## exp/sierra
==> flow/design.v (excerpt) <==
module mips_core (
	input         clk,
	input         rst,           
	output [31:0] imem_addr,     
	input  [31:0] imem_rdata,    
	output [31:0] dmem_addr,     
	output [31:0] dmem_wdata,    
	output        dmem_we,       
	input  [31:0] dmem_rdata,    
	output        halt           
);
For scale: ~160 I/O pins, roughly 70000 µm² of cells after synthesis.
Settings: LEC_CHECK=0, CAP_MARGIN=20, CORE_MARGIN=6, CORE_UTILIZATION=40, MIN_ROUTING_LAYER=met2, SLEW_MARGIN=20; clock period 10.0 ns.
run.sh (not shown) runs the stock make flow with config.mk's settings and CLKGATE_MAP_FILE=.
Input-level comparison between exp/umber and exp/sierra:
Settings: setting MAX_ROUTING_LAYER to met5 for the first time; setting CELL_PAD_IN_SITES_GLOBAL_PLACEMENT to 2 for the first time; setting SETUP_SLACK_MARGIN to -0.01 for the first time; changing CORE_UTILIZATION from 40 to 63; setting CELL_PAD_IN_SITES_DETAIL_PLACEMENT to 2 for the first time; removing MIN_ROUTING_LAYER (formerly met2); setting CORE_ASPECT_RATIO to 0.7 for the first time; setting GPL_ROUTABILITY_DRIVEN to 0 for the first time; setting ABC_AREA to 1 for the first time; setting GPL_TIMING_DRIVEN to 0 for the first time.
Notes after the runs:
exp/umber did not make it past 3_1_place_gp_skip_io, where a tool error ended it.
Count of different cell masters after synthesis (lower): exp/umber
From exp/sierra to exp/umber the numbers moved as follows: chip width decreased by 3.2% relative to the old numbers; synthesized cell count increased by 71% relative to the old numbers; area after synthesis increased by 2100 µm² relative to the old numbers; cell total in the yosys stat output increased by 3160 relative to the old numbers; area of the die decreased by about 34% relative to the old numbers.
| mean instance size in the synthesized netlist | lower: exp/umber |
diff inputs: exp/umber => exp/tundra
Settings: clearing GPL_ROUTABILITY_DRIVEN, which used to be 0; clearing GPL_TIMING_DRIVEN, which used to be 0; clearing ABC_AREA, which used to be 1; clearing CELL_PAD_IN_SITES_GLOBAL_PLACEMENT, which used to be 2; swapping 20 for 35 in CAP_MARGIN; swapping 6 for 2 in CORE_MARGIN; swapping -0.01 for 1.27 in SETUP_SLACK_MARGIN; clearing CELL_PAD_IN_SITES_DETAIL_PLACEMENT, which used to be 2; clearing CORE_ASPECT_RATIO, which used to be 0.7; clearing MAX_ROUTING_LAYER, which used to be met5; swapping 63 for 61 in CORE_UTILIZATION; swapping 10.0 for 5.06 in the clock period (ns, I/O delays scaled along).
==> comparison <==
Status exp/tundra: flow complete, layout not clean - setup timing
Changes observed in exp/tundra relative to exp/umber: gate count after technology mapping saw a decrease; multiplexer area fraction after synthesis saw an increase; sequential-to-total area share from yosys stat higher.
Looking only at number of placement rows, and setting everything else aside, the lower value of exp/umber and exp/tundra goes to exp/umber.
Against exp/umber, post-synthesis average cell area in exp/tundra rose by more than half.
Post-synthesis instance area: higher on exp/umber
Total cell area reported by yosys after synthesis delta for exp/tundra relative to exp/umber: 2100 µm² lower
exp/umber has higher die area than exp/tundra.
Taking exp/umber over exp/tundra, the die boundary width ratio works out to 1.2.
Vertical extent of the die, exp/umber and exp/tundra, lower one = exp/umber.
Aoi/oai-family share of the synthesized area: exp/umber and exp/tundra compared, higher one is exp/umber

== build 54 ==
mips_core again, from the RTL that the note above started with.
clock: 15.8 ns
lec_check: 0
abc_area: 1
cap_margin: 10
cell_pad_in_sites_detail_placement: 2
cell_pad_in_sites_global_placement: 2
core_aspect_ratio: 1.64
core_margin: 10
core_utilization: 72
cts_cluster_diameter: 311
cts_cluster_size: 34
gpl_routability_driven: 0
gpl_timing_driven: 1
hold_slack_margin: -0.01
place_density_lb_addon: 0.15
slew_margin: 35
Build 54 did not finish: a tool error stopped it during global placement without I/O.
Edits applied to the flow inputs when going from build 54 to build 83:
# build 54
export LEC_CHECK = 0
export ABC_AREA = 1
export CAP_MARGIN = 10
export CELL_PAD_IN_SITES_DETAIL_PLACEMENT = 2
export CELL_PAD_IN_SITES_GLOBAL_PLACEMENT = 2
export CORE_ASPECT_RATIO = 1.64
export CORE_MARGIN = 10
export CORE_UTILIZATION = 72
export CTS_CLUSTER_DIAMETER = 311
export CTS_CLUSTER_SIZE = 34
export GPL_ROUTABILITY_DRIVEN = 0
export GPL_TIMING_DRIVEN = 1
export HOLD_SLACK_MARGIN = -0.01
export PLACE_DENSITY_LB_ADDON = 0.15
export SLEW_MARGIN = 35
create_clock -name core_clock -period 15.8 [get_ports {clk}]
# build 83
export LEC_CHECK = 0
export ABC_AREA = 0
export CAP_MARGIN = 10
export CELL_PAD_IN_SITES_DETAIL_PLACEMENT = 2
export CELL_PAD_IN_SITES_GLOBAL_PLACEMENT = 2
export CORE_ASPECT_RATIO = 1.64
export CORE_MARGIN = 10
export CORE_UTILIZATION = 57
export CTS_CLUSTER_DIAMETER = 311
export CTS_CLUSTER_SIZE = 34
export GPL_ROUTABILITY_DRIVEN = 0
export GPL_TIMING_DRIVEN = 1
export HOLD_SLACK_MARGIN = -0.01
export PLACE_DENSITY_LB_ADDON = 0.15
export SLEW_MARGIN = 35
create_clock -name core_clock -period 7.11 [get_ports {clk}]
Results
What ended build 83 was a tool error in detailed placement; the run never finished.
Build 83 has netlist area before placement below what build 54 had.
Compared with build 54, in build 83 number of distinct library cell variants in the gate-level netlist after synthesis rose 58%; yosys stat chip area fell by 3.0%.
In build 83, the parity-gate share of the synthesized area counting xor and xnor cells came out 0.23 points above the value in build 54.
The lower synthesized instance count came out of build 83.
> inputs changed (build 83 -> build 35)
# build 83
export LEC_CHECK = 0
export ABC_AREA = 0
export CAP_MARGIN = 10
export CELL_PAD_IN_SITES_DETAIL_PLACEMENT = 2
export CELL_PAD_IN_SITES_GLOBAL_PLACEMENT = 2
export CORE_ASPECT_RATIO = 1.64
export CORE_MARGIN = 10
export CORE_UTILIZATION = 57
export CTS_CLUSTER_DIAMETER = 311
export CTS_CLUSTER_SIZE = 34
export GPL_ROUTABILITY_DRIVEN = 0
export GPL_TIMING_DRIVEN = 1
export HOLD_SLACK_MARGIN = -0.01
export PLACE_DENSITY_LB_ADDON = 0.15
export SLEW_MARGIN = 35
create_clock -name core_clock -period 7.11 [get_ports {clk}]
# build 35
export LEC_CHECK = 0
export CAP_MARGIN = 20
export CORE_MARGIN = 2
export CORE_UTILIZATION = 66
export SLEW_MARGIN = 35
create_clock -name core_clock -period 6.51 [get_ports {clk}]
Findings:
In build 35 the implementation ran to completion but is not tape-out ready, as the final checks report setup timing.
In build 35 relative to build 83, area of the core had gone down by more than 10%.
Compared with build 83, build 35 shows a lower row count.
Comparing build 35 and build 83, core utilization at floorplan is higher on build 35.
Build 83 → build 35: number of instances in the synthesized netlist neither gained nor lost much, number of cell instances after yosys synthesis neither gained nor lost much.
Build 83 -> build 35: synthesized area delta 0, exact match
